`flow/config.mk`:
```
export PLATFORM = sky130hd
export DESIGN_NAME = cordic
export DESIGN_NICKNAME = cordic
export VERILOG_FILES = /design/flow/design.v
export SDC_FILE = /design/flow/constraint.sdc
export NUM_CORES = 4
export LEC_CHECK = 0
export CAP_MARGIN = 20
export CORE_MARGIN = 2
export CORE_UTILIZATION = 72
export PLACE_DENSITY_LB_ADDON = 0.26
export SETUP_SLACK_MARGIN = 1.16
export SLEW_MARGIN = 20
```
`flow/constraint.sdc`:
```
create_clock -name core_clock -period 4.11 [get_ports {clk}]
set_input_delay 0.8220 -clock core_clock [delete_from_list [all_inputs] [get_ports {clk}]]
set_output_delay 0.8220 -clock core_clock [all_outputs]
set_load 0.01 [all_outputs]
```
`flow/design.v`:
```
`timescale 1ns/1ns
 `timescale 1ns/1ns
module signed_shifter (input wire [4-1:0] i,
                       input wire signed [16:0] D,
                       output reg signed [16:0] Q);
always @ *
begin
Q = D >>> i;  
end
endmodule
 `timescale 1ns/1ns
module rotator (
    input wire clk,
    input wire rst,
    input wire signed  [16:0]    x_i,
    input wire signed  [16:0]    y_i,
    output wire signed [16:0]    x_o,
    output wire signed [16:0]    y_o
    );
    parameter integer iteration             = 0;  
    parameter signed [16:0] tangle = 0;  
    reg signed [16:0] x_1;
    reg signed [16:0] y_1;
    wire signed [16:0] x_i_shifted;
    wire signed [16:0] y_i_shifted;
    signed_shifter x_shifter(iteration,x_i,x_i_shifted);
    signed_shifter y_shifter(iteration,y_i,y_i_shifted);
    always @ (posedge clk)
        if (rst) begin
            x_1 <= 0;
            y_1 <= 0;
            end else begin
            if (y_i > 0) begin   
                x_1 <= x_i + y_i_shifted;  
                y_1 <= y_i - x_i_shifted;  
                end else begin
                x_1 <= x_i - y_i_shifted;  
                y_1 <= y_i + x_i_shifted;  
            end
        end
        assign x_o = x_1;
        assign y_o = y_1;
endmodule
 `timescale 1ns/1ns
module cordic (
    input wire clk,
    input wire rst,
    input wire                        valid_i,
    input wire signed [16:0]    x_i,
    input wire signed [16:0]    y_i,
    output wire                        valid_o,
    output wire signed [16:0]    x_o,
    output wire signed [16:0]    y_o
    );
    function [16:0] tanangle;
        input [3:0] i;
        begin
            case (i)
                4'b0000: tanangle = 17'd25735;     
                4'b0001: tanangle = 17'd15192;     
                4'b0010: tanangle = 17'd8027;      
                4'b0011: tanangle = 17'd4075;      
                4'b0100: tanangle = 17'd2045;      
                4'b0101: tanangle = 17'd1024;      
                4'b0110: tanangle = 17'd512;       
                4'b0111: tanangle = 17'd256;       
                4'b1000: tanangle = 17'd128;       
                4'b1001: tanangle = 17'd64;        
                4'b1010: tanangle = 17'd32;        
                4'b1011: tanangle = 17'd16;        
                4'b1100: tanangle = 17'd8;         
                4'b1101: tanangle = 17'd4;         
                4'b1110: tanangle = 17'd2;         
                4'b1111: tanangle = 17'd1;         
            endcase
        end
    endfunction
    wire signed [16:0] x [16-1:0];
    wire signed [16:0] y [16-1:0];
    assign x[0]    = x_i < 0  ? -x_i 
                                : x_i;
    assign y[0]    = y_i < 0  ? -y_i
                                : y_i;
    assign x_o     = x[16-1];
    assign y_o     = y[16-1];
    reg [16-2:0] valid_pipe;
    always @ (posedge clk)
        if (rst)
            valid_pipe <= 0;
        else
            valid_pipe <= {valid_pipe[16-3:0], valid_i};
    assign valid_o = valid_pipe[16-2];
    genvar i;
    generate
    for(i = 0;i<16-1;i = i+1)
    begin
        rotator #(.iteration(i), .tangle(tanangle(i))) U (clk,rst,x[i],y[i],x[i+1],y[i+1]);
    end
    endgenerate
endmodule
```
`flow/run.sh`:
```
#!/bin/bash
# the make line also repeats each setting of config.mk as NAME=value (left out here)
make -C /OpenROAD-flow-scripts/flow DESIGN_CONFIG=/design/flow/config.mk WORK_HOME=/design/flow/orfs CLKGATE_MAP_FILE= finish
```
==> results of run 1 <==
-- timing repair --
action | CTS
buffers inserted | 247
resized | 437
hold buffers | 0
pin swaps | 338
setup endpoints to repair | 384
gates cloned | 1
-- metrics by stage --
stage          hold slack (ns)  cell area, µm²
4_1_cts                  0.442           51600
3_5_place_dp             0.427           45900
3_3_place_gp             0.418           45900
2_1_floorplan            0.414           42800
==> results.sh, run 1 <==
# physical design summary
export IMPL_cts_buffers=57
export IMPL_synthAoiAreaFrac_pct=18.0
export IMPL_place_ws_ns=-0.728
export IMPL_core_area_um2=57500
export IMPL_die_w_um=244
export IMPL_port_buffers=71
export IMPL_ys_seq_share_pct=25.2
export IMPL_syn_cell_area_um2=41600
export IMPL_async_reset_ff_share_pct=0
export IMPL_post_synth_top_count_cell="nor2_1"
export IMPL_row_count=88
export IMPL_ys_types=73
export IMPL_logic_family="simple AND/OR/NAND/NOR gates"
export IMPL_design_die_area_um2=59700
export IMPL_clockBufferDepth=3
export IMPL_avgSynthCellArea_um2=7.87
export IMPL_ys_cells=5291
export IMPL_yosys_stat_area_um2=41600
export IMPL_place_hpwl_mm=84.2
export IMPL_placed_cells=6273
export IMPL_synthDominantCellAreaShare_pct=25.2
export IMPL_stop_error="[ERROR DPL-0038] Utilization greater than 100%, impossible to legalize"
export IMPL_cts_sinks=524
export IMPL_edf_count=0
export IMPL_synthFlopType="dfxtp_1"
export IMPL_ys_sh_adder_pct=18.4
export IMPL_ctsHtreeMaxLevel=2
export IMPL_yosysWarnings=47
export IMPL_xor_share_pct=11.3
export IMPL_largest_area_cell="dfxtp_1"
export IMPL_ys_ff=524
export IMPL_ys_sh_simple_pct=21.5
export IMPL_gp_congestion=0.944
export IMPL_fp_util_pct=72.4
export IMPL_cts_root_buffer_cell="clkbuf_16"
export IMPL_stop_stage="5_1_grt"
export IMPL_die_h_um=244
export IMPL_syn_inst=5291
export IMPL_mux_share_pct=0.905
export IMPL_outcome="aborted with a tool error"
export IMPL_top_cells_by_area="dfxtp_1 (25%), ha_1 (17%), xnor2_1 (7.0%)"
export IMPL_io_pins=72
export IMPL_fp_nets=5919
export IMPL_common_cells="nor2_1 (706), ha_1 (560), dfxtp_1 (524)"
==> inputs of run 2 (changes only) <==
CORE_UTILIZATION = 57   (was 72)
PLACE_DENSITY_LB_ADDON = default   (was 0.26)
SETUP_SLACK_MARGIN = 0.81   (was 1.16)
clock period = 3.07 ns   (was 4.11 ns; I/O delays follow)
==> results.sh, run 2 <==
# flow metrics
export IMPL_min_path_type="in -> reg"
export IMPL_row_count=99
export IMPL_fp_nets=5919
export IMPL_gr_total_overflow=0
export IMPL_avgViaCountPerCell=6.11
export IMPL_path_depth=21
export IMPL_outcome="complete, but fails checks"
export IMPL_track_usage_pct=34.7
export IMPL_ant_nets=0
export IMPL_initialDrtViolationCount=5053
export IMPL_cts_buffers=59
export IMPL_yosys_stat_area_um2=41600
export IMPL_tightestPinTransition_ns=0.922
export IMPL_cp_arrival_ns=4.83
export IMPL_ys_seq_share_pct=25.2
export IMPL_r2r_start="genblk1[1].U.y_1[2]"
export IMPL_post_synth_top_count_cell="nor2_1"
export IMPL_vias=49200
export IMPL_io_pins=72
export IMPL_synthAoiAreaFrac_pct=18.0
export IMPL_critical_path_max_stage_delay_ns=0.48
export IMPL_place_hpwl_mm=93.8
export IMPL_design_die_area_um2=75200
export IMPL_critPathMaxFanout=5
export IMPL_min_from="rst"
export IMPL_grt_pass1_wl_mm=216
export IMPL_avgSynthCellArea_um2=7.87
export IMPL_ys_sh_adder_pct=18.4
export IMPL_ctsHtreeMaxLevel=2
export IMPL_grt_max_degree=148
export IMPL_timing_rr_end="genblk1[2].U.x_1[14]"
export IMPL_cpLargestDelayFamily="simple AND/OR/NAND/NOR gates"
export IMPL_antenna_found_initial=3
export IMPL_dpl_cell_area_um2=54300
export IMPL_top_cells_by_area="dfxtp_1 (25%), ha_1 (17%), xnor2_1 (7.0%)"
export IMPL_syn_cell_area_um2=41600
export IMPL_layout_min_cycle_time_ns=4.26
export IMPL_yosysWarnings=47
export IMPL_warnings=71
export IMPL_timing_critical_path_to="genblk1[2].U.x_1[14]"
export IMPL_port_buffers=71
export IMPL_finClkSkew_ns=0.0313
export IMPL_cts_tree="built"
export IMPL_edf_count=0
export IMPL_fp_util_pct=57.3
export IMPL_placed_cells=7467
export IMPL_largest_area_cell="dfxtp_1"
export IMPL_clockBufferDepth=3
export IMPL_wl_per_cell_um=21.3
export IMPL_die_h_um=274
export IMPL_area_growth_syn_to_layout_pct=58.6
export IMPL_syn_inst=5291
export IMPL_max_freq_ghz=0.235
export IMPL_critPathSlowestCell="or4b_4"
export IMPL_cp_cell_sequence="inv_2 -> ha_4 -> or4b_4 -> nor4b_4 -> nand2_1 -> or3_4 -> nor2b_4 -> nand2_2 -> o21ai_4 -> fa_2 -> nor2b_4 -> o21ai_2 -> a21boi_2 -> o21ai_2 -> a21oi_2 -> a41oi_2 -> buf_4 -> a21oi_4 -> nand3_2 -> nor4bb_4 -> nor4_2"
export IMPL_setup_viol=369
export IMPL_final_cells=8048
export IMPL_synthFlopType="dfxtp_1"
export IMPL_die_w_um=274
export IMPL_ys_ff=524
export IMPL_r2r_cells=21
export IMPL_fillers=3054
export IMPL_final_area_um2=66000
export IMPL_core_area_um2=72600
export IMPL_relSlewSlack_pct=38.0
export IMPL_min_delay_path_depth=2
export IMPL_clk_latency_ns=0.68
export IMPL_failed_checks="setup timing"
export IMPL_cts_root_buffer_cell="clkbuf_16"
export IMPL_place_ws_ns=-1.56
export IMPL_crit_buf_inv=2
export IMPL_diodes=0
export IMPL_post_route_period_util_pct=139
export IMPL_fin_nets=7666
export IMPL_ys_cells=5291
export IMPL_worstSetupStartpoint="genblk1[1].U.y_1[2]"
export IMPL_worst_setup_path_end_kind="flip-flop"
export IMPL_gp_congestion=0.923
export IMPL_clk_pin_slew_ns=0.06
export IMPL_hold_violations=0
export IMPL_rsz0062_at_grt="yes"
export IMPL_ys_types=73
export IMPL_ff2ff_setup_slack_ns=-1.19
export IMPL_common_cells="nor2_1 (706), ha_1 (560), dfxtp_1 (524)"
export IMPL_drt_pass1_iter_count=8
export IMPL_logic_family="simple AND/OR/NAND/NOR gates"
export IMPL_ys_sh_simple_pct=21.5
export IMPL_grt_pass1_vias=43800
export IMPL_drc=0
export IMPL_xor_share_pct=11.3
export IMPL_cp_required_ns=3.64
export IMPL_cts_sinks=524
export IMPL_slew_viol_final=0
export IMPL_setup_worst_path_class="reg -> reg"
export IMPL_finalSetupTns_ns=-181.14
export IMPL_setup_ws_ns=-1.19
export IMPL_hold_path_end="genblk1[2].U.y_1[13]"
export IMPL_mux_share_pct=0.905
export IMPL_synthDominantCellAreaShare_pct=25.2
export IMPL_setup_worst_path_start_class="flip-flop"
export IMPL_drv_cap=0
export IMPL_async_reset_ff_share_pct=0
export IMPL_drt_wl_total_mm=172
run 2: cell type report:
cell class | count | area [µm²] | share of cell area (%)
multi-input cells | 4255 | 35800 | 54.2
repair buffers | 1822 | 14900 | 22.6
clock buffers | 79 | 1670 | 2.54
flip-flops and latches | 524 | 10600 | 16.0
well taps | 959 | 1200 | 1.82
clock inverters | 33 | 442 | 0.669
inverters | 376 | 1430 | 2.16
run 2: timing repair:
| item | CTS | global route |
|---|---|---|
| hold buffers | 0 | 0 |
| buffers inserted | 280 | 182 |
| resized | 598 | 693 |
| pin swaps | 513 | 594 |
| endpoints found under the setup margin | 469 | 476 |
| cloned | 6 | 1 |
run 2: through the flow:
step / hold slack, ns / utilization [%]
after floorplan: 0.414 / -
after global placement: 0.417 / 74.7
after detailed placement: 0.424 / 74.7
after CTS: 0.326 / 84.4
after global routing: 0.331 / 90.9
final: 0.324 / 90.9
run 2: per-layer routing:
metal | share of wire [%] | global-route usage (%) | vias up | wire length (µm)
met4 | 6.7 | 12.3 | 6 | 11400
met2 | 48 | 60.9 | 2959 | 82100
met1 | 37 | 43.9 | 23200 | 64400
met5 | 0.024 | 0 | - | 41
li1 | - | - | 22000 | -
met3 | 8.1 | 3.90 | 1021 | 13900
==> inputs of run 3 (changes only) <==
ABC_AREA = 1   (was default)
CAP_MARGIN = 5   (was 20)
CORE_ASPECT_RATIO = 0.83   (was default)
CORE_UTILIZATION = 72   (was 57)
CTS_CLUSTER_DIAMETER = 231   (was default)
CTS_CLUSTER_SIZE = 74   (was default)
HOLD_SLACK_MARGIN = -0.09   (was default)
SETUP_SLACK_MARGIN = 0.13   (was 0.81)
SLEW_MARGIN = 40   (was 20)
clock period = 1.34 ns   (was 3.07 ns; I/O delays follow)
==> results.sh, run 3 <==
# physical design summary
export IMPL_outcome="aborted with a tool error"
export IMPL_stop_stage="3_5_place_dp"
export IMPL_stop_error="[ERROR DPL-0038] Utilization greater than 100%, impossible to legalize"
export IMPL_synthDominantCellAreaShare_pct=24.0
export IMPL_ys_seq_share_pct=24.0
export IMPL_ys_sh_adder_pct=17.4
export IMPL_top_cells_by_area="dfxtp_1 (24%), ha_1 (16%), a21oi_1 (10%)"
export IMPL_common_cells="nand2_1 (1104), inv_1 (936), a21oi_1 (899)"
export IMPL_ys_cells=6544
export IMPL_syn_cell_area_um2=43700
export IMPL_die_w_um=274
export IMPL_post_synth_top_count_cell="nand2_1"
export IMPL_row_count=82
export IMPL_ys_ff=524
export IMPL_logic_family="AND-OR/OR-AND gates"
export IMPL_gp_congestion=1.08
export IMPL_largest_area_cell="dfxtp_1"
export IMPL_fp_nets=7172
export IMPL_core_area_um2=60200
export IMPL_fp_util_pct=72.6
export IMPL_yosysWarnings=47
export IMPL_yosys_stat_area_um2=43700
export IMPL_edf_count=0
export IMPL_mux_share_pct=0
export IMPL_syn_inst=6544
export IMPL_port_buffers=71
export IMPL_design_die_area_um2=62700
export IMPL_ys_sh_simple_pct=21.9
export IMPL_avgSynthCellArea_um2=6.68
export IMPL_io_pins=72
export IMPL_synthAoiAreaFrac_pct=22.2
export IMPL_ys_types=55
export IMPL_synthFlopType="dfxtp_1"
export IMPL_async_reset_ff_share_pct=0
export IMPL_die_h_um=228
export IMPL_xor_share_pct=5.31
run 3: per-stage QoR:
stage	setup WS [ns]	hold WS [ns]	cell area [µm²]
3_3_place_gp	-2.12	0.391	62000
2_1_floorplan	-1.48	0.375	46800
==> inputs of run 4 (changes only) <==
ABC_AREA = default   (was 1)
CAP_MARGIN = 20   (was 5)
CORE_ASPECT_RATIO = default   (was 0.83)
CORE_UTILIZATION = 70   (was 72)
CTS_CLUSTER_DIAMETER = default   (was 231)
CTS_CLUSTER_SIZE = 34   (was 74)
HOLD_SLACK_MARGIN = default   (was -0.09)
SETUP_SLACK_MARGIN = -0.29   (was 0.13)
SLEW_MARGIN = 20   (was 40)
clock period = 3.64 ns   (was 1.34 ns; I/O delays follow)
==> results.sh, run 4 <==
# physical design summary
export IMPL_outcome="aborted with a tool error"
export IMPL_stop_stage="5_1_grt"
export IMPL_core_area_um2=58900
export IMPL_logic_family="simple AND/OR/NAND/NOR gates"
export IMPL_cts_sinks=524
export IMPL_cts_buffers=57
export IMPL_yosysWarnings=47
export IMPL_gp_congestion=0.934
export IMPL_ys_sh_adder_pct=18.4
export IMPL_avgSynthCellArea_um2=7.87
export IMPL_ys_cells=5291
export IMPL_mux_share_pct=0.905
export IMPL_post_synth_top_count_cell="nor2_1"
export IMPL_ctsHtreeMaxLevel=2
export IMPL_syn_inst=5291
export IMPL_ys_seq_share_pct=25.2
export IMPL_synthAoiAreaFrac_pct=18.0
export IMPL_ys_sh_simple_pct=21.5
export IMPL_die_w_um=248
export IMPL_die_h_um=248
export IMPL_fp_util_pct=70.7
export IMPL_top_cells_by_area="dfxtp_1 (25%), ha_1 (17%), xnor2_1 (7.0%)"
export IMPL_ys_types=73
export IMPL_largest_area_cell="dfxtp_1"
export IMPL_synthDominantCellAreaShare_pct=25.2
export IMPL_async_reset_ff_share_pct=0
export IMPL_fp_nets=5919
export IMPL_syn_cell_area_um2=41600
export IMPL_io_pins=72
export IMPL_xor_share_pct=11.3
export IMPL_yosys_stat_area_um2=41600
export IMPL_place_ws_ns=-1.03
export IMPL_edf_count=0
export IMPL_common_cells="nor2_1 (706), ha_1 (560), dfxtp_1 (524)"
export IMPL_synthFlopType="dfxtp_1"
export IMPL_ys_ff=524
export IMPL_cts_root_buffer_cell="clkbuf_16"
export IMPL_dpl_cell_area_um2=49200
export IMPL_clockBufferDepth=3
export IMPL_port_buffers=71
export IMPL_design_die_area_um2=61400
export IMPL_place_hpwl_mm=86.2
export IMPL_row_count=89
==> run 4: timing repair <==
action                                  4_1_cts
resized                                     187
endpoints found under the setup margin      123
hold buffers                                  0
pin swaps                                   134
setup buffers                                70
==> run 4: metrics by stage <==
step,hold slack (ns),std cells
after global placement,0.416,6812
after floorplan,0.414,5291
after detailed placement,0.424,6812
after CTS,0.423,6985
==> inputs of run 5 (changes only) <==
CORE_UTILIZATION = 64   (was 70)
CTS_CLUSTER_SIZE = 95   (was 34)
SETUP_SLACK_MARGIN = default   (was -0.29)
clock period = 5.85 ns   (was 3.64 ns; I/O delays follow)
==> results.sh, run 5 <==
# flow metrics
export IMPL_rsz0062_at_grt="no"
export IMPL_critPathSlowestCell="nor4b_1"
export IMPL_critical_path_max_stage_delay_ns=0.65
export IMPL_warnings=66
export IMPL_setup_worst_path_class="reg -> reg"
export IMPL_setup_worst_path_start_class="flip-flop"
export IMPL_yosys_stat_area_um2=41600
export IMPL_r2r_cells=18
export IMPL_grt_pass1_vias=33100
export IMPL_finClkSkew_ns=0.0159
export IMPL_cts_root_buffer_cell="clkbuf_16"
export IMPL_finalSetupTns_ns=0
export IMPL_relSlewSlack_pct=27.0
export IMPL_antenna_found_initial=0
export IMPL_worstSetupStartpoint="genblk1[2].U.y_1[6]"
export IMPL_ant_nets=0
export IMPL_mux_share_pct=0.905
export IMPL_slew_viol_final=0
export IMPL_cp_cell_sequence="nor2_1 -> nor4b_1 -> nor3b_2 -> nor4b_1 -> a21oi_1 -> nor2_1 -> a21o_1 -> inv_1 -> ha_1 -> nor2b_1 -> o21ai_0 -> a21boi_0 -> o21ai_0 -> a211oi_1 -> nor4_1 -> o31ai_1 -> a2111oi_0 -> or4_1"
export IMPL_port_buffers=71
export IMPL_wl_per_cell_um=15.8
export IMPL_drv_cap=0
export IMPL_syn_cell_area_um2=41600
export IMPL_cp_arrival_ns=5.85
export IMPL_min_path_type="reg -> reg"
export IMPL_initialDrtViolationCount=2664
export IMPL_setup_viol=0
export IMPL_drc=0
export IMPL_clk_latency_ns=0.62
export IMPL_post_cts_resize_count=0
export IMPL_logic_family="simple AND/OR/NAND/NOR gates"
export IMPL_final_area_um2=45100
export IMPL_post_synth_top_count_cell="nor2_1"
export IMPL_drt_pass1_iter_count=7
export IMPL_vias=35400
export IMPL_clk_pin_slew_ns=0.06
export IMPL_track_usage_pct=28.9
export IMPL_ys_types=73
export IMPL_critPathMaxFanout=6
export IMPL_avgViaCountPerCell=5.70
export IMPL_fp_util_pct=64.7
export IMPL_grt_pass1_wl_mm=163
export IMPL_min_from="valid_pipe[8]"
export IMPL_hold_violations=0
export IMPL_cpLargestDelayFamily="simple AND/OR/NAND/NOR gates"
export IMPL_avgSynthCellArea_um2=7.87
export IMPL_ys_sh_simple_pct=21.5
export IMPL_post_route_period_util_pct=91.6
export IMPL_gr_total_overflow=0
export IMPL_cts_tree="built"
export IMPL_clockBufferDepth=3
export IMPL_drt_wl_total_mm=98.3
export IMPL_hold_buffers=0
export IMPL_grt_max_degree=184
export IMPL_ys_seq_share_pct=25.2
export IMPL_timing_critical_path_to="genblk1[3].U.x_1[15]"
export IMPL_fp_nets=5919
export IMPL_cp_required_ns=6.35
export IMPL_synthFlopType="dfxtp_1"
export IMPL_hold_slack_ns=0.433
export IMPL_edf_count=0
export IMPL_cts_buffers=58
export IMPL_r2r_start="genblk1[2].U.y_1[6]"
export IMPL_worst_setup_path_end_kind="flip-flop"
export IMPL_tightestPinTransition_ns=1.08
export IMPL_hold_path_end="valid_pipe[9]"
export IMPL_design_die_area_um2=67100
export IMPL_row_count=93
export IMPL_common_cells="nor2_1 (706), ha_1 (560), dfxtp_1 (524)"
export IMPL_ys_cells=5291
export IMPL_core_area_um2=64300
export IMPL_min_delay_path_depth=1
export IMPL_largest_area_cell="dfxtp_1"
export IMPL_cts_sinks=524
export IMPL_crit_buf_inv=1
export IMPL_post_cts_setup_buffers=0
export IMPL_outcome="complete, no violations"
export IMPL_die_w_um=259
export IMPL_fin_nets=5932
export IMPL_place_hpwl_mm=76.2
export IMPL_synthAoiAreaFrac_pct=18.0
export IMPL_diodes=0
export IMPL_async_reset_ff_share_pct=0
export IMPL_yosysWarnings=47
export IMPL_ys_ff=524
export IMPL_timing_rr_end="genblk1[3].U.x_1[15]"
export IMPL_path_depth=18
export IMPL_layout_min_cycle_time_ns=5.36
export IMPL_top_cells_by_area="dfxtp_1 (25%), ha_1 (17%), xnor2_1 (7.0%)"
export IMPL_area_growth_syn_to_layout_pct=8.27
export IMPL_dpl_cell_area_um2=43100
export IMPL_ff2ff_setup_slack_ns=0.49
export IMPL_synthDominantCellAreaShare_pct=25.2
export IMPL_die_h_um=259
export IMPL_gp_congestion=0.913
export IMPL_ys_sh_adder_pct=18.4
export IMPL_max_freq_ghz=0.187
export IMPL_ctsHtreeMaxLevel=2
export IMPL_syn_inst=5291
export IMPL_xor_share_pct=11.3
export IMPL_io_pins=72
## run 5: through the flow
step / cells / util, % / worst slack (ns)
final: 6205 / 70.0 / 0.491
after global routing: 6205 / 70.0 / 0.0653
after CTS: 6205 / 70.0 / 0.439
after detailed placement: 6099 / 66.9 / 0.262
after global placement: 6099 / 66.9 / 0.328
after floorplan: 5291 / - / 1.03
## run 5: area by class of cell
class | instances | area (µm²)
fillers | 5420 | 19300
repair buffers | 89 | 888
clock inverters | 29 | 362
clock buffers | 77 | 1620
inverters | 376 | 1410
multi-input cells | 4255 | 29200
flip-flops and latches | 524 | 10500
well taps | 855 | 1070
## run 5: routing by layer
metal  routed length (µm)  share of wire, %  track usage [%]
met3                 3390               3.4             2.14
met1                49700                51             41.4
met5                    0                 0                0
met4                 2530               2.6             7.93
met2                42700                43             46.7
==> inputs of run 6 (changes only) <==
ABC_AREA = 1   (was default)
CELL_PAD_IN_SITES_DETAIL_PLACEMENT = 2   (was default)
CELL_PAD_IN_SITES_GLOBAL_PLACEMENT = 2   (was default)
CORE_MARGIN = 3   (was 2)
CORE_UTILIZATION = 16   (was 64)
CTS_CLUSTER_DIAMETER = 399   (was default)
CTS_CLUSTER_SIZE = default   (was 95)
GPL_ROUTABILITY_DRIVEN = 1   (was default)
MAX_ROUTING_LAYER = met4   (was default)
PLACE_DENSITY_LB_ADDON = 0.08   (was default)
SETUP_SLACK_MARGIN = 1.05   (was default)
clock period = 4.52 ns   (was 5.85 ns; I/O delays follow)
==> results.sh, run 6 <==
# flow metrics
export IMPL_clockBufferDepth=3
export IMPL_gp_congestion=0.783
export IMPL_cp_required_ns=5.10
export IMPL_cts_sinks=524
export IMPL_initialDrtViolationCount=1527
export IMPL_fin_util_pct=21.4
export IMPL_fp_util_pct=16.1
export IMPL_avgViaCountPerCell=4.26
export IMPL_ys_seq_share_pct=24.0
export IMPL_syn_cell_area_um2=43700
export IMPL_finClkSkew_ns=0.0371
export IMPL_drt_pass1_iter_count=5
export IMPL_r2r_cells=21
export IMPL_clk_latency_ns=0.70
export IMPL_crit_top_cell="nand2_1"
export IMPL_post_synth_top_count_cell="nand2_1"
export IMPL_ys_cells=6544
export IMPL_drv_cap=0
export IMPL_place_hpwl_mm=157
export IMPL_drc=0
export IMPL_common_cells="nand2_1 (1104), inv_1 (936), a21oi_1 (899)"
export IMPL_flop_area_um2=10600
export IMPL_outcome="complete, no violations"
export IMPL_row_count=191
export IMPL_fillers=31800
export IMPL_relSlewSlack_pct=46.6
export IMPL_die_w_um=529
export IMPL_design_die_area_um2=280000
export IMPL_hold_path_end="valid_pipe[13]"
export IMPL_ctsHtreeMaxLevel=3
export IMPL_yosys_stat_area_um2=43700
export IMPL_avgSynthCellArea_um2=6.68
export IMPL_finalSetupTns_ns=0
export IMPL_core_area_um2=271000
export IMPL_setup_viol=0
export IMPL_ys_types=55
export IMPL_area_growth_syn_to_layout_pct=32.8
export IMPL_vias=45200
export IMPL_post_route_period_util_pct=73.1
export IMPL_warnings=67
export IMPL_min_from="valid_pipe[12]"
export IMPL_worst_setup_path_end_kind="flip-flop"
export IMPL_final_area_um2=58100
export IMPL_synthFlopType="dfxtp_1"
export IMPL_cp_cell_sequence="clkdlybuf4s50_1 -> inv_2 -> nand3_2 -> nor2_4 -> nor2_1 -> xor2_1 -> buf_4 -> ha_1 -> buf_4 -> nand2_1 -> nor2_2 -> nand2_1 -> o211ai_1 -> buf_4 -> a21oi_4 -> nand3b_1 -> nand2_1 -> nand3_1 -> nand2_1 -> nor2_1"
export IMPL_critPathSlowestCell="clkdlybuf4s50_1"
export IMPL_top_cells_by_area="dfxtp_1 (24%), ha_1 (16%), a21oi_1 (10%)"
export IMPL_tightestPinTransition_ns=0.801
export IMPL_min_path_type="reg -> reg"
export IMPL_critPathMaxFanout=5
export IMPL_fp_nets=7172
export IMPL_grt_pass1_wl_mm=298
export IMPL_edf_count=0
export IMPL_path_depth=20
export IMPL_r2r_start="genblk1[9].U.y_1[11]"
export IMPL_fin_nets=7598
export IMPL_timing_critical_path_to="genblk1[0].U.y_1[16]"
export IMPL_layout_min_cycle_time_ns=3.30
export IMPL_synthDominantCellAreaShare_pct=24.0
export IMPL_crit_buf_inv=5
export IMPL_clk_pin_slew_ns=0.06
export IMPL_grt_max_degree=110
export IMPL_min_delay_path_depth=2
export IMPL_cpLargestDelayFamily="buffers and inverters"
export IMPL_syn_inst=6544
export IMPL_cts_buffers=82
export IMPL_slew_viol_final=0
export IMPL_drt_wl_total_mm=193
export IMPL_antenna_found_initial=3
export IMPL_mux_share_pct=0
export IMPL_yosysWarnings=47
export IMPL_logic_family="AND-OR/OR-AND gates"
export IMPL_setup_worst_path_class="in -> reg"
export IMPL_port_buffers=71
export IMPL_async_reset_ff_share_pct=0
export IMPL_wl_per_cell_um=18.2
export IMPL_ys_ff=524
export IMPL_io_pins=72
export IMPL_gr_total_overflow=0
export IMPL_cts_tree="built"
export IMPL_ff2ff_setup_slack_ns=1.25
export IMPL_ys_sh_simple_pct=21.9
export IMPL_hold_violations=0
export IMPL_xor_share_pct=5.31
export IMPL_worstSetupStartpoint="y_i[2]"
export IMPL_max_freq_ghz=0.303
export IMPL_grt_pass1_vias=48200
export IMPL_synthAoiAreaFrac_pct=22.2
export IMPL_largest_area_cell="dfxtp_1"
export IMPL_timing_rr_end="genblk1[10].U.x_1[12]"
export IMPL_ant_nets=0
export IMPL_cp_arrival_ns=3.88
export IMPL_rsz0062_at_grt="yes"
export IMPL_ys_sh_adder_pct=17.4
export IMPL_setup_worst_path_start_class="input pin"
export IMPL_logic_area_um2=32800
export IMPL_cts_root_buffer_cell="clkbuf_16"
export IMPL_track_usage_pct=13.9
export IMPL_critical_path_max_stage_delay_ns=0.50
export IMPL_dpl_cell_area_um2=50400
export IMPL_die_h_um=529
[run 6: metal layers]
layer	routed length (µm)	global-route usage, %	vias up
met5	0	-	-
met4	2290	2.27	0
met3	3480	1.30	127
met2	81800	20.6	188
met1	106000	20.5	22100
li1	-	-	22800
[run 6: layout make-up]
class / instances / share of cell area (%)
Timing Repair inverter: 1 / 0.00862
Multi-Input combinational cell: 4965 / 56.6
Timing Repair Buffer: 449 / 6.55
Sequential cell: 524 / 18.2
Tap cell: 3570 / 7.69
Antenna cell: 1 / 0.00431
Clock inverter: 39 / 0.813
Clock buffer: 110 / 3.99
Inverter: 947 / 6.18
[run 6: timing repair]
action / CTS / global route
buffers inserted: 32 / 105
pin swaps: 42 / 177
resized: 320 / 699
setup endpoints to repair: 257 / 254
hold buffers: 0 / 0
hold endpoints to repair: 0 / 0
gates cloned: 1 / 3
[run 6: per-stage QoR]
stage | setup WS [ns] | hold WS, ns | instances
2_1_floorplan | 1.07 | 0.388 | 6544
3_3_place_gp | 0.0392 | 0.390 | 10300
3_5_place_dp | 0.000913 | 0.398 | 10300
4_1_cts | 1.02 | 0.408 | 10500
5_1_grt | 0.983 | 0.421 | 10600
6_report | 1.22 | 0.404 | 10600
==> inputs of run 7 (changes only) <==
CAP_MARGIN = 40   (was 20)
CELL_PAD_IN_SITES_GLOBAL_PLACEMENT = 0   (was 2)
CORE_MARGIN = 2   (was 3)
CORE_UTILIZATION = 72   (was 16)
CTS_CLUSTER_DIAMETER = 46   (was 399)
GPL_ROUTABILITY_DRIVEN = default   (was 1)
GPL_TIMING_DRIVEN = 1   (was default)
HOLD_SLACK_MARGIN = 0.06   (was default)
MIN_ROUTING_LAYER = met1   (was default)
PLACE_DENSITY_LB_ADDON = 0.04   (was 0.08)
SETUP_SLACK_MARGIN = 0.47   (was 1.05)
TNS_END_PERCENT = 35   (was default)
clock period = 3.75 ns   (was 4.52 ns; I/O delays follow)
==> results.sh, run 7 <==
# physical design summary
export IMPL_synthDominantCellAreaShare_pct=24.0
export IMPL_ys_sh_simple_pct=21.9
export IMPL_stop_stage="3_5_place_dp"
export IMPL_largest_area_cell="dfxtp_1"
export IMPL_syn_inst=6544
export IMPL_ys_sh_adder_pct=17.4
export IMPL_common_cells="nand2_1 (1104), inv_1 (936), a21oi_1 (899)"
export IMPL_die_h_um=250
export IMPL_synthFlopType="dfxtp_1"
export IMPL_core_area_um2=60200
export IMPL_async_reset_ff_share_pct=0
export IMPL_gp_congestion=1.04
export IMPL_yosysWarnings=47
export IMPL_ys_types=55
export IMPL_mux_share_pct=0
export IMPL_avgSynthCellArea_um2=6.68
export IMPL_xor_share_pct=5.31
export IMPL_die_w_um=250
export IMPL_design_die_area_um2=62700
export IMPL_synthAoiAreaFrac_pct=22.2
export IMPL_outcome="aborted with a tool error"
export IMPL_ys_cells=6544
export IMPL_logic_family="AND-OR/OR-AND gates"
export IMPL_ys_ff=524
export IMPL_edf_count=0
export IMPL_fp_util_pct=72.6
export IMPL_fp_nets=7172
export IMPL_top_cells_by_area="dfxtp_1 (24%), ha_1 (16%), a21oi_1 (10%)"
export IMPL_io_pins=72
export IMPL_port_buffers=71
export IMPL_ys_seq_share_pct=24.0
export IMPL_yosys_stat_area_um2=43700
export IMPL_stop_error="[ERROR DPL-0033] detailed placement checks failed during check placement."
export IMPL_syn_cell_area_um2=43700
export IMPL_post_synth_top_count_cell="nand2_1"
export IMPL_row_count=90
-- run 7: stage by stage --
stage             TNS [ns]  worst slack, ns  hold WS, ns  cell area [µm²]  std cells
floorplan                0            0.451        0.388            43700       6544
global placement     -1.77           -0.160        0.392            47200       7579
==> inputs of run 8 (changes only) <==
ABC_AREA = default   (was 1)
CAP_MARGIN = 20   (was 40)
CELL_PAD_IN_SITES_DETAIL_PLACEMENT = default   (was 2)
CELL_PAD_IN_SITES_GLOBAL_PLACEMENT = default   (was 0)
CORE_UTILIZATION = 71   (was 72)
CTS_CLUSTER_DIAMETER = default   (was 46)
GPL_TIMING_DRIVEN = default   (was 1)
HOLD_SLACK_MARGIN = default   (was 0.06)
MAX_ROUTING_LAYER = default   (was met4)
MIN_ROUTING_LAYER = default   (was met1)
PLACE_DENSITY_LB_ADDON = default   (was 0.04)
SETUP_SLACK_MARGIN = default   (was 0.47)
TNS_END_PERCENT = default   (was 35)
clock period = 1.9 ns   (was 3.75 ns; I/O delays follow)
==> results.sh, run 8 <==
# physical design summary
export IMPL_outcome="aborted with a tool error"
export IMPL_stop_stage="3_5_place_dp"
export IMPL_stop_error="Error: detail_place.tcl, 38 bad optional access"
export IMPL_logic_family="simple AND/OR/NAND/NOR gates"
export IMPL_gp_congestion=0.987
export IMPL_largest_area_cell="dfxtp_1"
export IMPL_synthAoiAreaFrac_pct=18.0
export IMPL_fp_nets=5919
export IMPL_xor_share_pct=11.3
export IMPL_edf_count=0
export IMPL_ys_sh_adder_pct=18.4
export IMPL_ys_sh_simple_pct=21.5
export IMPL_fp_util_pct=72.0
export IMPL_die_h_um=246
export IMPL_common_cells="nor2_1 (706), ha_1 (560), dfxtp_1 (524)"
export IMPL_post_synth_top_count_cell="nor2_1"
export IMPL_ys_types=73
export IMPL_mux_share_pct=0.905
export IMPL_syn_cell_area_um2=41600
export IMPL_io_pins=72
export IMPL_yosysWarnings=47
export IMPL_core_area_um2=57800
export IMPL_async_reset_ff_share_pct=0
export IMPL_design_die_area_um2=60600
export IMPL_ys_seq_share_pct=25.2
export IMPL_avgSynthCellArea_um2=7.87
export IMPL_row_count=88
export IMPL_die_w_um=246
export IMPL_yosys_stat_area_um2=41600
export IMPL_ys_cells=5291
export IMPL_synthDominantCellAreaShare_pct=25.2
export IMPL_port_buffers=71
export IMPL_syn_inst=5291
export IMPL_ys_ff=524
export IMPL_top_cells_by_area="dfxtp_1 (25%), ha_1 (17%), xnor2_1 (7.0%)"
export IMPL_synthFlopType="dfxtp_1"
run 8: through the flow:
stage	setup slack (ns)	cells	hold WS, ns	TNS [ns]
2_1_floorplan	-2.12	5291	0.414	-505.67
3_3_place_gp	-2.24	7748	0.415	-613.01
==> inputs of run 9 (changes only) <==
CORE_UTILIZATION = 40   (was 71)
SETUP_SLACK_MARGIN = 0.98   (was default)
clock period = 4.47 ns   (was 1.9 ns; I/O delays follow)
==> results.sh, run 9 <==
# flow metrics
export IMPL_outcome="complete, no violations"
export IMPL_critical_path_max_stage_delay_ns=0.49
export IMPL_ys_ff=524
export IMPL_final_area_um2=54400
export IMPL_grt_pass1_vias=37100
export IMPL_cts_tree="built"
export IMPL_crit_buf_inv=1
export IMPL_setup_worst_path_start_class="flip-flop"
export IMPL_track_usage_pct=21.4
export IMPL_largest_area_cell="dfxtp_1"
export IMPL_yosys_stat_area_um2=41600
export IMPL_clk_latency_ns=0.68
export IMPL_cp_cell_sequence="inv_2 -> ha_4 -> or4b_4 -> nor4b_4 -> nand2_1 -> or3_4 -> nand2b_4 -> nor2_4 -> xnor2_1 -> ha_1 -> nor2b_4 -> o21ai_2 -> a21boi_2 -> o21ai_2 -> a21oi_2 -> a41oi_2 -> a211oi_2 -> o31a_1 -> or3_1 -> a21oi_2"
export IMPL_async_reset_ff_share_pct=0
export IMPL_cts_root_buffer_cell="clkbuf_16"
export IMPL_layout_min_cycle_time_ns=4.18
export IMPL_fp_util_pct=40.3
export IMPL_ctsHtreeMaxLevel=2
export IMPL_initialDrtViolationCount=2451
export IMPL_diodes=0
export IMPL_relSlewSlack_pct=41.7
export IMPL_worstSetupStartpoint="genblk1[1].U.y_1[3]"
export IMPL_edf_count=0
export IMPL_drt_pass1_iter_count=6
export IMPL_vias=38700
export IMPL_ys_sh_adder_pct=18.4
export IMPL_min_delay_path_depth=1
export IMPL_synthFlopType="dfxtp_1"
export IMPL_ff2ff_setup_slack_ns=0.29
export IMPL_syn_inst=5291
export IMPL_logic_family="simple AND/OR/NAND/NOR gates"
export IMPL_placed_cells=6783
export IMPL_avgSynthCellArea_um2=7.87
export IMPL_warnings=69
export IMPL_row_count=118
export IMPL_final_cells=7328
export IMPL_xor_share_pct=11.3
export IMPL_slew_viol_final=0
export IMPL_drt_wl_total_mm=119
export IMPL_port_buffers=71
export IMPL_path_depth=20
export IMPL_mux_share_pct=0.905
export IMPL_cpLargestDelayFamily="simple AND/OR/NAND/NOR gates"
export IMPL_critPathMaxFanout=3
export IMPL_clockBufferDepth=3
export IMPL_critPathSlowestCell="or4b_4"
export IMPL_ys_sh_simple_pct=21.5
export IMPL_drc=0
export IMPL_min_path_type="reg -> reg"
export IMPL_grt_pass1_wl_mm=190
export IMPL_die_h_um=327
export IMPL_ant_nets=0
export IMPL_ys_seq_share_pct=25.2
export IMPL_cts_sinks=524
export IMPL_logic_area_um2=32900
export IMPL_io_pins=72
export IMPL_cts_buffers=61
export IMPL_max_freq_ghz=0.239
export IMPL_place_hpwl_mm=86.2
export IMPL_avgViaCountPerCell=5.28
export IMPL_tightestPinTransition_ns=0.873
export IMPL_die_w_um=327
export IMPL_area_growth_syn_to_layout_pct=30.8
export IMPL_wl_per_cell_um=16.2
export IMPL_fp_nets=5919
export IMPL_core_area_um2=103000
export IMPL_gp_congestion=0.877
export IMPL_grt_max_degree=163
export IMPL_r2r_start="genblk1[1].U.y_1[3]"
export IMPL_min_from="valid_pipe[0]"
export IMPL_hold_violations=0
export IMPL_ys_types=73
export IMPL_timing_rr_end="genblk1[2].U.x_1[16]"
export IMPL_hold_slack_ns=0.436
export IMPL_drv_cap=0
export IMPL_synthDominantCellAreaShare_pct=25.2
export IMPL_fillers=9656
export IMPL_ys_cells=5291
export IMPL_top_cells_by_area="dfxtp_1 (25%), ha_1 (17%), xnor2_1 (7.0%)"
export IMPL_cp_arrival_ns=4.78
export IMPL_clk_pin_slew_ns=0.06
export IMPL_worst_setup_path_end_kind="flip-flop"
export IMPL_rsz0062_at_grt="yes"
export IMPL_syn_cell_area_um2=41600
export IMPL_r2r_cells=20
export IMPL_finalSetupTns_ns=0
export IMPL_cp_required_ns=5.07
export IMPL_design_die_area_um2=107000
export IMPL_flop_area_um2=10600
export IMPL_finClkSkew_ns=0.0308
export IMPL_hold_path_end="valid_pipe[1]"
export IMPL_dpl_cell_area_um2=45700
export IMPL_post_synth_top_count_cell="nor2_1"
export IMPL_setup_worst_path_class="reg -> reg"
export IMPL_yosysWarnings=47
export IMPL_fin_nets=6527
export IMPL_antenna_found_initial=1
export IMPL_timing_critical_path_to="genblk1[2].U.x_1[16]"
export IMPL_setup_viol=0
export IMPL_post_route_period_util_pct=93.6
export IMPL_synthAoiAreaFrac_pct=18.0
export IMPL_common_cells="nor2_1 (706), ha_1 (560), dfxtp_1 (524)"
export IMPL_gr_total_overflow=0
-- run 9: repair_timing --
| item | CTS | global route |
|---|---|---|
| gates resized | 594 | 248 |
| pin swaps | 467 | 271 |
| hold buffers | 0 | 0 |
| endpoints found under the setup margin | 277 | 279 |
| buffers inserted | 342 | 91 |
-- run 9: final cells by class --
cell class,instances,area share (%)
Clock inverter,37,0.885
Multi-Input combinational cell,4255,60.5
Clock buffer,75,3.07
Timing Repair Buffer,681,10.3
Inverter,376,2.62
Sequential cell,524,19.5
Tap cell,1380,3.17
-- run 9: metrics by stage --
stage	setup WS, ns	utilization [%]
finish	0.285	52.7
global route	-0.0394	52.7
CTS	0.308	50.9
detailed placement	-0.359	44.3
global placement	-0.306	44.3
floorplan	0.228	-
-- run 9: routing by layer --
metal / global-route usage (%) / part of all wire [%]
met2: 34.9 / 45
met4: 5.49 / 2.2
met1: 29.9 / 48
met3: 2.48 / 4.1
met5: 0 / 0.011
==> inputs of run 10 (changes only) <==
CAP_MARGIN = 40   (was 20)
CELL_PAD_IN_SITES_GLOBAL_PLACEMENT = 0   (was default)
CORE_ASPECT_RATIO = 0.9   (was default)
CORE_UTILIZATION = 72   (was 40)
CTS_CLUSTER_DIAMETER = 307   (was default)
GPL_TIMING_DRIVEN = 1   (was default)
HOLD_SLACK_MARGIN = 0.06   (was default)
MAX_ROUTING_LAYER = met4   (was default)
MIN_ROUTING_LAYER = met1   (was default)
PLACE_DENSITY_LB_ADDON = 0.28   (was default)
SETUP_SLACK_MARGIN = 0.47   (was 0.98)
TNS_END_PERCENT = 35   (was default)
clock period = 4.56 ns   (was 4.47 ns; I/O delays follow)
==> results.sh, run 10 <==
# flow metrics
export IMPL_ff2ff_setup_slack_ns=-0.15
export IMPL_r2r_cells=18
export IMPL_die_h_um=232
export IMPL_row_count=83
export IMPL_hold_path_end="valid_pipe[3]"
export IMPL_wl_met1_mm=48.4
export IMPL_synthFlopType="dfxtp_1"
export IMPL_die_w_um=257
export IMPL_avgViaCountPerCell=6.53
export IMPL_crit_buf_inv=1
export IMPL_largest_area_cell="dfxtp_1"
export IMPL_rsz0062_at_grt="yes"
export IMPL_setup_viol=1
export IMPL_ys_sh_simple_pct=21.5
export IMPL_cp_arrival_ns=5.26
export IMPL_worstSetupStartpoint="genblk1[6].U.y_1[13]"
export IMPL_place_ws_ns=-0.211
export IMPL_post_synth_top_count_cell="nor2_1"
export IMPL_core_area_um2=57100
export IMPL_fp_util_pct=72.9
export IMPL_common_cells="nor2_1 (706), ha_1 (560), dfxtp_1 (524)"
export IMPL_grt_max_degree=140
export IMPL_yosysWarnings=47
export IMPL_grt_pass1_wl_mm=190
export IMPL_worst_setup_path_end_kind="flip-flop"
export IMPL_min_delay_path_depth=1
export IMPL_design_die_area_um2=59800
export IMPL_drt_wl_total_mm=134
export IMPL_synthDominantCellAreaShare_pct=25.2
export IMPL_area_growth_syn_to_layout_pct=18.2
export IMPL_min_path_type="reg -> reg"
export IMPL_cts_buffers=55
export IMPL_final_cells=6447
export IMPL_synthAoiAreaFrac_pct=18.0
export IMPL_gp_congestion=0.962
export IMPL_fin_nets=6254
export IMPL_io_pins=72
export IMPL_timing_critical_path_to="genblk1[7].U.x_1[15]"
export IMPL_ctsHtreeMaxLevel=2
export IMPL_outcome="complete, but fails checks"
export IMPL_placed_cells=6172
export IMPL_vias=42100
export IMPL_crit_top_cell="o21ai_0"
export IMPL_ant_nets=0
export IMPL_async_reset_ff_share_pct=0
export IMPL_failed_checks="setup timing"
export IMPL_critPathSlowestCell="or4_4"
export IMPL_r2r_start="genblk1[6].U.y_1[13]"
export IMPL_finClkSkew_ns=0.0351
export IMPL_xor_share_pct=11.3
export IMPL_drv_cap=0
export IMPL_ys_sh_adder_pct=18.4
export IMPL_syn_cell_area_um2=41600
export IMPL_hold_buffers=0
export IMPL_cpLargestDelayFamily="AND-OR/OR-AND gates"
export IMPL_slew_viol_final=0
export IMPL_setup_worst_path_start_class="flip-flop"
export IMPL_syn_inst=5291
export IMPL_layout_min_cycle_time_ns=4.71
export IMPL_path_depth=18
export IMPL_ys_types=73
export IMPL_setup_worst_path_class="reg -> reg"
export IMPL_yosys_stat_area_um2=41600
export IMPL_setup_ws_ns=-0.145
export IMPL_track_usage_pct=39.6
export IMPL_drc=0
export IMPL_port_buffers=71
export IMPL_min_from="valid_pipe[2]"
export IMPL_timing_rr_end="genblk1[7].U.x_1[15]"
export IMPL_dr_max_layer_used="met4"
export IMPL_critical_path_max_stage_delay_ns=0.56
export IMPL_critPathMaxFanout=3
export IMPL_cts_root_buffer_cell="clkbuf_16"
export IMPL_wl_per_cell_um=20.8
export IMPL_tightestPinTransition_ns=1.02
export IMPL_ys_seq_share_pct=25.2
export IMPL_mux_share_pct=0.905
export IMPL_finalSetupTns_ns=-0.145
export IMPL_fillers=2984
export IMPL_cts_sinks=524
export IMPL_warnings=66
export IMPL_grt_pass1_vias=38400
export IMPL_fp_nets=5919
export IMPL_cts_tree="built"
export IMPL_initialDrtViolationCount=4552
export IMPL_antenna_found_initial=7
export IMPL_met2_wirelength_mm=62.8
export IMPL_clk_pin_slew_ns=0.07
export IMPL_logic_family="simple AND/OR/NAND/NOR gates"
export IMPL_fin_util_pct=86.1
export IMPL_met3_wirelength_mm=11.7
export IMPL_clk_latency_ns=0.68
export IMPL_avgSynthCellArea_um2=7.87
export IMPL_ys_ff=524
export IMPL_clockBufferDepth=3
export IMPL_cp_cell_sequence="or4_4 -> nor3_4 -> nand2_2 -> nor2_2 -> or2_4 -> mux2_2 -> inv_1 -> ha_1 -> nor2b_1 -> o21ai_0 -> a21oi_1 -> o21ai_0 -> nand2b_1 -> a21oi_1 -> o211ai_1 -> a31oi_1 -> o21ai_0 -> mux2_2"
export IMPL_place_hpwl_mm=85.5
export IMPL_ys_cells=5291
export IMPL_hold_violations=0
export IMPL_max_freq_ghz=0.213
export IMPL_drt_pass1_iter_count=8
export IMPL_top_cells_by_area="dfxtp_1 (25%), ha_1 (17%), xnor2_1 (7.0%)"
export IMPL_cp_required_ns=5.12
export IMPL_edf_count=0
export IMPL_relSlewSlack_pct=31.6
export IMPL_post_route_period_util_pct=103
export IMPL_gr_total_overflow=0
==> run 10: per-layer routing <==
layer  up-vias  global-route usage [%]
li1      19200                       -
met4         0                    23.4
met3       951                    5.44
met1     19300                    43.5
met5         -                       -
met2      2611                    68.6
==> run 10: timing repair <==
action / 4_1_cts / 5_1_grt
pin swaps: 73 / 182
endpoints found under the setup margin: 127 / 209
resized: 170 / 321
setup buffers: 77 / 84
==> run 10: metrics by stage <==
stage          hold WS [ns]  cell area (µm²)
2_1_floorplan         0.414            41800
3_3_place_gp          0.420            44300
3_5_place_dp          0.425            44300
4_1_cts               0.443            47400
5_1_grt               0.460            49200
6_report              0.443            49200
==> run 10: final cells by class <==
| class | instances | area, µm² | share of cell area, % |
|---|---|---|---|
| Tap cell | 765 | 957 | 1.95 |
| Clock inverter | 35 | 475 | 0.967 |
| Timing Repair Buffer | 414 | 3360 | 6.82 |
| Antenna cell | 9 | 22.5 | 0.0458 |
| Sequential cell | 524 | 10500 | 21.4 |
| Clock buffer | 69 | 1510 | 3.07 |
| Inverter | 376 | 1420 | 2.88 |
| Multi-Input combinational cell | 4255 | 30900 | 62.8 |
